Design ALU, start of the top module:
module ALU(
    clk,
    rst_n,
    valid,
    ready,
    mode,
    in_A,
    in_B,
    out
);
Settings: LEC_CHECK=0, ABC_AREA=1, CAP_MARGIN=30, CORE_ASPECT_RATIO=0.5, CORE_MARGIN=7, CORE_UTILIZATION=46, CTS_CLUSTER_DIAMETER=330, CTS_CLUSTER_SIZE=98, GPL_ROUTABILITY_DRIVEN=0, GPL_TIMING_DRIVEN=1, MIN_ROUTING_LAYER=met1, PLACE_DENSITY=0.35, SETUP_SLACK_MARGIN=1.44, SLEW_MARGIN=20, TNS_END_PERCENT=15; clock period 5.1 ns.
run.sh (not shown) runs the stock make flow with config.mk's settings and CLKGATE_MAP_FILE=.
The first run completed with no timing, DRC or antenna violations.
Change:
CORE_UTILIZATION = 45   (was 46)
SETUP_SLACK_MARGIN = -0.16   (was 1.44)
Outcome: Total power rises by 0.32%; die area rises by 2.1%; area after synthesis is unchanged; final area is about the same; clock-buffer cell count is unchanged.
Change:
CAP_MARGIN = 20   (was 30)
CORE_ASPECT_RATIO = not set   (was 0.5)
CORE_MARGIN = 2   (was 7)
CORE_UTILIZATION = 59   (was 45)
CTS_CLUSTER_DIAMETER = 388   (was 330)
GPL_TIMING_DRIVEN = not set   (was 1)
MIN_ROUTING_LAYER = not set   (was met1)
PLACE_DENSITY = not set   (was 0.35)
SETUP_SLACK_MARGIN = not set   (was -0.16)
TNS_END_PERCENT = 10   (was 15)
clock period = 10.0 ns   (was 5.1 ns; I/O delays follow)
=>
- wire length is lower by about 13%
- utilization is higher by 14 points
- clock power is lower by 56%
- design area is lower by about 1.5%

Starting RTL as in the previous note.
make LEC_CHECK=0 ABC_AREA=1 CAP_MARGIN=40 CORE_ASPECT_RATIO=0.5 CORE_MARGIN=2 CORE_UTILIZATION=72 CTS_CLUSTER_DIAMETER=399 CTS_CLUSTER_SIZE=98 PLACE_DENSITY=0.39 SLEW_MARGIN=20 TNS_END_PERCENT=10 finish   # period 3.87 ns
Next try:
ABC_AREA = not set   (was 1)
CAP_MARGIN = 20   (was 40)
CORE_ASPECT_RATIO = not set   (was 0.5)
CORE_UTILIZATION = 69   (was 72)
CTS_CLUSTER_DIAMETER = not set   (was 399)
CTS_CLUSTER_SIZE = 36   (was 98)
PLACE_DENSITY = not set   (was 0.39)
TNS_END_PERCENT = not set   (was 10)
clock period = 3.96 ns   (was 3.87 ns; I/O delays follow)
The new run finished with negative setup slack left. Fmax came out lower by 16%. Power came out higher by 4.9%. Non-clock buffer count increases by 103. Die area goes down by 12%. Critical path depth is unchanged. Worst setup slack gets worse by 0.55 ns. Worst hold slack is better by 0.074 ns. Wire length is lower by 15%.
Next try:
CORE_ASPECT_RATIO = 0.54   (was not set)
CORE_UTILIZATION = 39   (was 69)
CTS_CLUSTER_SIZE = not set   (was 36)
SLEW_MARGIN = 25   (was 20)
clock period = 10.0 ns   (was 3.96 ns; I/O delays follow)
With this change the flow ran to the end with no violations; routed wire length goes up by roughly a tenth; area after synthesis is unchanged; design area goes down by a few percent; critical path depth drops by 4; register-to-register slack gains 5.0 ns; die size rises by well over a third; clock-buffer cell count climbs by 1; global-route usage fell by 19 points; power came out lower by well over a third; sequential share of layout area came out higher by 0.84 points; utilization came out lower by 38 points.
Next try:
ABC_AREA = 1   (was not set)
CORE_ASPECT_RATIO = 0.5   (was 0.54)
CORE_UTILIZATION = 45   (was 39)
CTS_CLUSTER_DIAMETER = 388   (was not set)
CTS_CLUSTER_SIZE = 98   (was not set)
GPL_ROUTABILITY_DRIVEN = 0   (was not set)
SLEW_MARGIN = 20   (was 25)
=>
- The new run finished clean
- setup slack gets better by 0.26 ns
- final area grows by 15%
- global-route usage went up by 3.7 points
- via count climbs by 28%
- sequential power drops by 15%
- first-iteration DRC count rose by 2.2%
- die size climbs by 3.1%
- worst hold slack gains 0.0065 ns
- clock power rose by about 4%
- maximum frequency rises by 5.1%
- combinational power drops by about 3%
Next try:
ABC_AREA = not set   (was 1)
CORE_ASPECT_RATIO = not set   (was 0.5)
CORE_UTILIZATION = 40   (was 45)
CTS_CLUSTER_DIAMETER = not set   (was 388)
CTS_CLUSTER_SIZE = not set   (was 98)
GPL_ROUTABILITY_DRIVEN = not set   (was 0)
clock period = 5.22 ns   (was 10.0 ns; I/O delays follow)
The new run passed the timing, DRC and antenna checks; total power went up by well over a third; core utilization fell by 3.7 points; die area decreases by a few percent.
Next try:
CORE_UTILIZATION = 70   (was 40)
CTS_CLUSTER_SIZE = 88   (was not set)
clock period = 3.59 ns   (was 5.22 ns; I/O delays follow)
Effect: The new run died in 5_1_grt (GRT-0116). Die size went down by 42%. Synthesized area does not change. Synthesized cell count does not change.

ALU again, from the RTL that the note above started with.
make LEC_CHECK=0 ABC_AREA=1 CAP_MARGIN=40 CORE_ASPECT_RATIO=0.5 CORE_MARGIN=2 CORE_UTILIZATION=72 CTS_CLUSTER_DIAMETER=399 CTS_CLUSTER_SIZE=98 HOLD_SLACK_MARGIN=0.29 PLACE_DENSITY=0.39 SLEW_MARGIN=20 TNS_END_PERCENT=10 finish   # period 3.87 ns
Then changed:
- ABC_AREA: 1 -> unset
- CAP_MARGIN: 40 -> 20
- CORE_ASPECT_RATIO: 0.5 -> unset
- CTS_CLUSTER_DIAMETER: 399 -> unset
- CTS_CLUSTER_SIZE: 98 -> 37
- HOLD_SLACK_MARGIN: 0.29 -> unset
- PLACE_DENSITY: 0.39 -> unset
- TNS_END_PERCENT: 10 -> unset
- clock period: 3.87 -> 6.94 ns (I/O delays scaled with it)
Outcome: The new run produced a clean layout; sequential power decreases by 40%; register-to-register slack improves by 1500 ps; cell area fell by 14%; critical path depth drops by 2; routed wire length goes down by 22%; global-route usage goes down by 5.6 points; die size goes down by 16%; synthesized area came out lower by 16%; hold slack gains 89 ps.
Then changed:
- CORE_UTILIZATION: 72 -> 69
- CTS_CLUSTER_SIZE: 37 -> 35
- clock period: 6.94 -> 3.96 ns (I/O delays scaled with it)
=>
- The new run produced a layout that fails on setup timing
- total power climbs by about 90%
- worst hold slack is worse by 15 ps
- synthesized area is unchanged
- die area climbs by about 4%
- register-to-register slack is worse by 2100 ps
- sequential share of layout area drops by 1.2 points
- utilization climbs by 1.6 points
- final cell count climbs by 6.1%
- worst setup slack is worse by 2100 ps
- wire length climbs by about 9%
Then changed:
- CAP_MARGIN: 20 -> 15
- CTS_CLUSTER_SIZE: 35 -> 89
- HOLD_SLACK_MARGIN: unset -> 0.29
- clock period: 3.96 -> 3.55 ns (I/O delays scaled with it)
=>
- The changed run finished with setup timing left
- final cell count rises by 7.5%
- routed wire length rises by 14%
- hold slack got worse by 190 ps

## run 1
ALU again, from the RTL that the note above started with.
clock: 2.53 ns
lec_check: 0
cap_margin: 30
cell_pad_in_sites_global_placement: 1
core_margin: 7
core_utilization: 64
cts_cluster_size: 58
gpl_timing_driven: 1
min_routing_layer: met1
place_density_lb_addon: 0.27
setup_slack_margin: 0.73
slew_margin: 20
Run 1 | ERROR | global placement without I/O
Inputs modified between run 1 and run 2:
Settings: putting ABC_AREA at 1 where nothing was set; clearing CELL_PAD_IN_SITES_GLOBAL_PLACEMENT, which used to be 1; swapping 0.73 for -0.16 in SETUP_SLACK_MARGIN; putting CORE_ASPECT_RATIO at 0.5 where nothing was set; putting TNS_END_PERCENT at 15 where nothing was set; swapping 58 for 98 in CTS_CLUSTER_SIZE; swapping 64 for 43 in CORE_UTILIZATION; putting CTS_CLUSTER_DIAMETER at 330 where nothing was set; swapping 2.53 for 5.1 in the clock period (ns, I/O delays scaled along).
Notes after the runs:
Both conditions hold for run 2: the flow ran to the end and the final layout passed the timing, DRC and antenna checks. Changes observed in run 2 relative to run 1: area share of and/or/nand/nor cells after synthesis climbed 23 points, synthesized cell area rose 2300 sq um, mean cell area of the mapped netlist fell 28%, count of distinct cell types in the synthesized netlist lost about 35%, area inside the core boundary now larger. Going from run 1 to run 2, die span in x +about 80%; yosys stat cell total increased 65%; sequential share of the synthesized area down 3.6 points.
## Diff of input files: run 3 against run 2
Settings: CTS_CLUSTER_DIAMETER: 330 -> 370; TNS_END_PERCENT: 15 -> unset; CORE_ASPECT_RATIO: 0.5 -> unset; ABC_AREA: 1 -> unset; CTS_CLUSTER_SIZE: 98 -> 58; CORE_UTILIZATION: 43 -> 64; CELL_PAD_IN_SITES_GLOBAL_PLACEMENT: unset -> 1; the clock period (ns, I/O delays scaled along): 5.1 -> 2.53.
--- outcome ---
Summary across run 2 and run 3: the single failing run is run 3.
Looking at die size across run 2 and run 3, the one that comes out lower is run 3.
Between run 2 and run 3, the flow reports number of distinct library cells after synthesis increasing by more than half.
Compared run 3 vs run 2, and parity-gate share of the synthesized area counting xor and xnor cells is up in run 3.
Per the comparison of run 3 with run 2, core box area fell 44%, share of synthesized cell area in and, or, nand and nor gates now sits lower, total nets after synthesis lost 37%.
The post-synthesis share of cell area spent on full adders, half adders and majority gates reported for run 3 is greater than that of run 2 by 1.7 points.
Compared with run 2, run 3 shows area of the synthesized netlist per yosys stat lower by 16%.
Die width, run 3 vs run 2: down by more than a quarter
Fraction of the mapped netlist area in compound gates (run 3 over run 2): increase, 16 points
Post-synthesis instance area: run 3 lower than run 2
[inputs] run 4 vs run 3
Settings: a deleted CTS_CLUSTER_SIZE that had been 58; a deleted CTS_CLUSTER_DIAMETER that had been 370; a deleted CELL_PAD_IN_SITES_GLOBAL_PLACEMENT that had been 1; a change of CORE_UTILIZATION from 64 to 22; a change of the clock period (ns, I/O delays scaled along) from 2.53 to 5.1.
==> comparison <==
- Run 4 went all the way through synthesis, placement and routing and the layout is clean on timing, DRC and antenna.
- Yosys cell count: run 4 vs run 3, no meaningful difference
- Placeable core region in run 4 is 190% above run 3.
- Run 4 -> run 3: xor-xnor portion of the synthesized cell area delta 0, exact match
- Comparing run 3 against run 4, there is no change at all in proportion of synthesized flip-flops having asynchronous set or reset.
- Chip width up 64% in run 4 wrt run 3
- Number of cells produced by synthesis came out exactly the same in run 3 and run 4.
- The die used by run 4 is larger than the one used by run 3.
- Changes observed in run 4 relative to run 3: post-synthesis compound-gate area fraction essentially unchanged, starting utilization of the core area decreased by 43 points relative to the old numbers.

Starting RTL as in the previous note.
==> flow/design.v (excerpt) <==
module ALU(
    clk,
    rst_n,
    valid,
    ready,
    mode,
    in_A,
    in_B,
    out
);
clock: 3.87 ns
lec_check: 0
abc_area: 1
cap_margin: 40
core_aspect_ratio: 0.5
core_margin: 2
core_utilization: 72
cts_cluster_diameter: 399
cts_cluster_size: 98
place_density: 0.39
setup_slack_margin: 1.14
slew_margin: 20
tns_end_percent: 10
The first run finished clean.
Edit:
- ABC_AREA: 1 -> unset
- CAP_MARGIN: 40 -> 20
- CORE_ASPECT_RATIO: 0.5 -> unset
- CORE_UTILIZATION: 72 -> 62
- CTS_CLUSTER_DIAMETER: 399 -> unset
- CTS_CLUSTER_SIZE: 98 -> unset
- PLACE_DENSITY: 0.39 -> unset
- SETUP_SLACK_MARGIN: 1.14 -> unset
- TNS_END_PERCENT: 10 -> unset
- clock period: 3.87 -> 5.22 ns (I/O delays scaled with it)
Outcome: Register-to-register slack loses 0.09 ns. Die area came out lower by about 2.6%. Wire length is lower by about 28%. Via count drops by 29%.
Edit:
- CORE_UTILIZATION: 62 -> 72
- CTS_CLUSTER_SIZE: unset -> 37
- PLACE_DENSITY: unset -> 0.95
- clock period: 5.22 -> 6.94 ns (I/O delays scaled with it)
What happened: Power fell by a quarter to a third; sequential power came out lower by a quarter to a third; worst setup slack improves by 1.6 ns; clock power shrinks by a quarter to a third; core utilization climbs by 11 points; first-iteration DRC count climbs by a quarter to a third; hold slack gets better by 0.037 ns; via count came out higher by a few percent; global-route usage increases by 7.3 points; area after synthesis is unchanged.
Edit:
- CORE_UTILIZATION: 72 -> 40
- CTS_CLUSTER_SIZE: 37 -> unset
- PLACE_DENSITY: 0.95 -> unset
- clock period: 6.94 -> 10.0 ns (I/O delays scaled with it)
What happened:
- The new run completed with no timing, DRC or antenna violations
- global-route usage drops by 21 points
- flip-flop count is unchanged
- final area climbs by a few percent
- synthesized area is unchanged
- cell count climbs by roughly a tenth
- die size climbs by well over a third
- clock-buffer cell count climbs by 1
- via count drops by a little under a tenth
- worst setup slack gets better by 2.7 ns
- clock skew drops by 0.0062 ns

The RTL this note starts from:
==> flow/design.v <==
module ALU(
    clk,
    rst_n,
    valid,
    ready,
    mode,
    in_A,
    in_B,
    out
);
    input         clk, rst_n;
    input         valid;
    input  [1:0]  mode;  
    output        ready;
    input  [31:0] in_A, in_B;
    output [63:0] out;
    parameter IDLE = 3'd0;
    parameter MUL  = 3'd1;
    parameter DIV  = 3'd2;
    parameter AND  = 3'd3;
    parameter AVG  = 3'd4;
    parameter OUT  = 3'd5;
    reg  [ 2:0] state, state_nxt;
    reg  [ 4:0] counter, counter_nxt;
    reg  [64:0] shreg, shreg_nxt;  
    reg  [31:0] alu_in, alu_in_nxt;
    reg  [32:0] alu_out;
    reg         ready_;
    assign ready = ready_;
    assign out = shreg[63:0];
    always @(*) begin
        case(state)
            IDLE: begin
                if (valid) 
                    case (mode)
                        0 : state_nxt = MUL;
                        1 : state_nxt = DIV;
                        2 : state_nxt = AND;
                        3 : state_nxt = AVG;
                    endcase
                else state_nxt = IDLE;
            end
            MUL : state_nxt = (counter != 31) ? MUL : OUT;
            DIV : state_nxt = (counter != 31) ? DIV : OUT;
            AND : state_nxt = OUT;
            AVG : state_nxt = OUT;
            OUT : state_nxt = IDLE;
            default : state_nxt = IDLE;
        endcase
    end
    always @(*) begin
        if ((state == MUL) || (state == DIV)) counter_nxt = counter + 1; 
        else                                  counter_nxt = 0;
    end
    always @(*) begin
        case(state)
            IDLE: begin
                if (valid) alu_in_nxt = in_B;
                else       alu_in_nxt = 0;
            end
            OUT : alu_in_nxt = 0;
            default: alu_in_nxt = alu_in;
        endcase
    end
    always @(*) begin
        case (state)
            MUL : begin
                if (shreg[0]) alu_out = shreg[63:32] + alu_in;
                else          alu_out = shreg[63:32];
            end
            DIV : alu_out = shreg[64:32] - {1'b0, alu_in};
            AND : alu_out = shreg[31:0] & alu_in;
            AVG : alu_out = (shreg[31:0] + alu_in) >> 1;
            default alu_out = 0;
        endcase
    end
    always @(*) begin
        case (state)
            IDLE: begin
                if (valid) begin
                    shreg_nxt = {33'b0, in_A};
                    if (state_nxt == DIV) shreg_nxt = shreg_nxt << 1;                 
                end
                else shreg_nxt = 0;
            end
            MUL : shreg_nxt = {1'b0, alu_out, shreg[31:1]};
            DIV : begin
                if (shreg[64:32] < {1'b0, alu_in}) shreg_nxt = shreg << 1;
                else                      shreg_nxt = {alu_out[31:0], shreg[31:0], 1'b1};
                if (counter == 31) shreg_nxt = {1'b0, shreg_nxt[64:33], shreg_nxt[31:0]};
            end
            AND : shreg_nxt = {32'b0, alu_out};
            AVG : shreg_nxt = {32'b0, alu_out};
            OUT : shreg_nxt = 0;
            default : shreg_nxt = 0;
        endcase
    end
    always @(posedge clk or negedge rst_n) begin
        if (!rst_n) begin
            state   <= IDLE;
            counter <= 0;
            shreg   <= 0;
            alu_in  <= 0;
            ready_  <= 0;
        end
        else begin
            state   <= state_nxt;
            counter <= counter_nxt;
            shreg   <= shreg_nxt;
            alu_in  <= alu_in_nxt;
            ready_  <= (state_nxt == OUT) ? 1 : 0;
        end
    end
endmodule
clock: 7.35 ns
lec_check: 0
abc_area: 1
cap_margin: 20
cell_pad_in_sites_detail_placement: 1
core_aspect_ratio: 0.63
core_margin: 2
core_utilization: 39
cts_cluster_diameter: 256
cts_cluster_size: 60
gpl_timing_driven: 0
place_density_lb_addon: 0.22
slew_margin: 40
tns_end_percent: 30
The starting point ran to the end with no violations.
==> next run, changes <==
Settings changed: ABC_AREA 1 to not set, CTS_CLUSTER_DIAMETER 256 to 96, CTS_CLUSTER_SIZE 60 to not set, PLACE_DENSITY_LB_ADDON 0.22 to not set.
Result: The new run passed the timing, DRC and antenna checks. Sequential cell count does not change. Die size falls by 16%. Combinational power goes down by about 2%. Cell area decreases by 14%.
==> next run, changes <==
Settings changed: CELL_PAD_IN_SITES_DETAIL_PLACEMENT 1 to not set, CORE_ASPECT_RATIO 0.63 to not set, CORE_UTILIZATION 39 to 72, CTS_CLUSTER_DIAMETER 96 to 27, CTS_CLUSTER_SIZE set to 37, GPL_TIMING_DRIVEN 0 to not set, SETUP_SLACK_MARGIN set to 1.04, SLEW_MARGIN 40 to 20, TNS_END_PERCENT 30 to not set.
Clock period 7.35 ns to 6.94 ns, I/O delays scaled along.
What happened:
- The new run passed the timing, DRC and antenna checks
- clock-buffer cell count is unchanged
- via count goes down by 0.78%
- final cell count fell by about 17%
- design area is lower by 7.1%
- utilization goes up by 34 points
- total power drops by 5.7%
- clock power shrinks by about 1%
- first-iteration DRC count came out higher by about 22%
- wire length shrinks by 27%
==> next run, changes <==
Settings changed: ABC_AREA set to 0, CTS_CLUSTER_DIAMETER 27 to 355, CTS_CLUSTER_SIZE 37 to 99, PLACE_DENSITY set to 0.38, SETUP_SLACK_MARGIN 1.04 to not set.
Clock period 6.94 ns to 2.92 ns, I/O delays scaled along.
Outcome: The new run stopped in detailed placement on DPL-0038; die size is unchanged; synthesized cell count is unchanged; synthesized area is unchanged.
Power figures rest on the tool's default switching activity, not on a simulated workload.
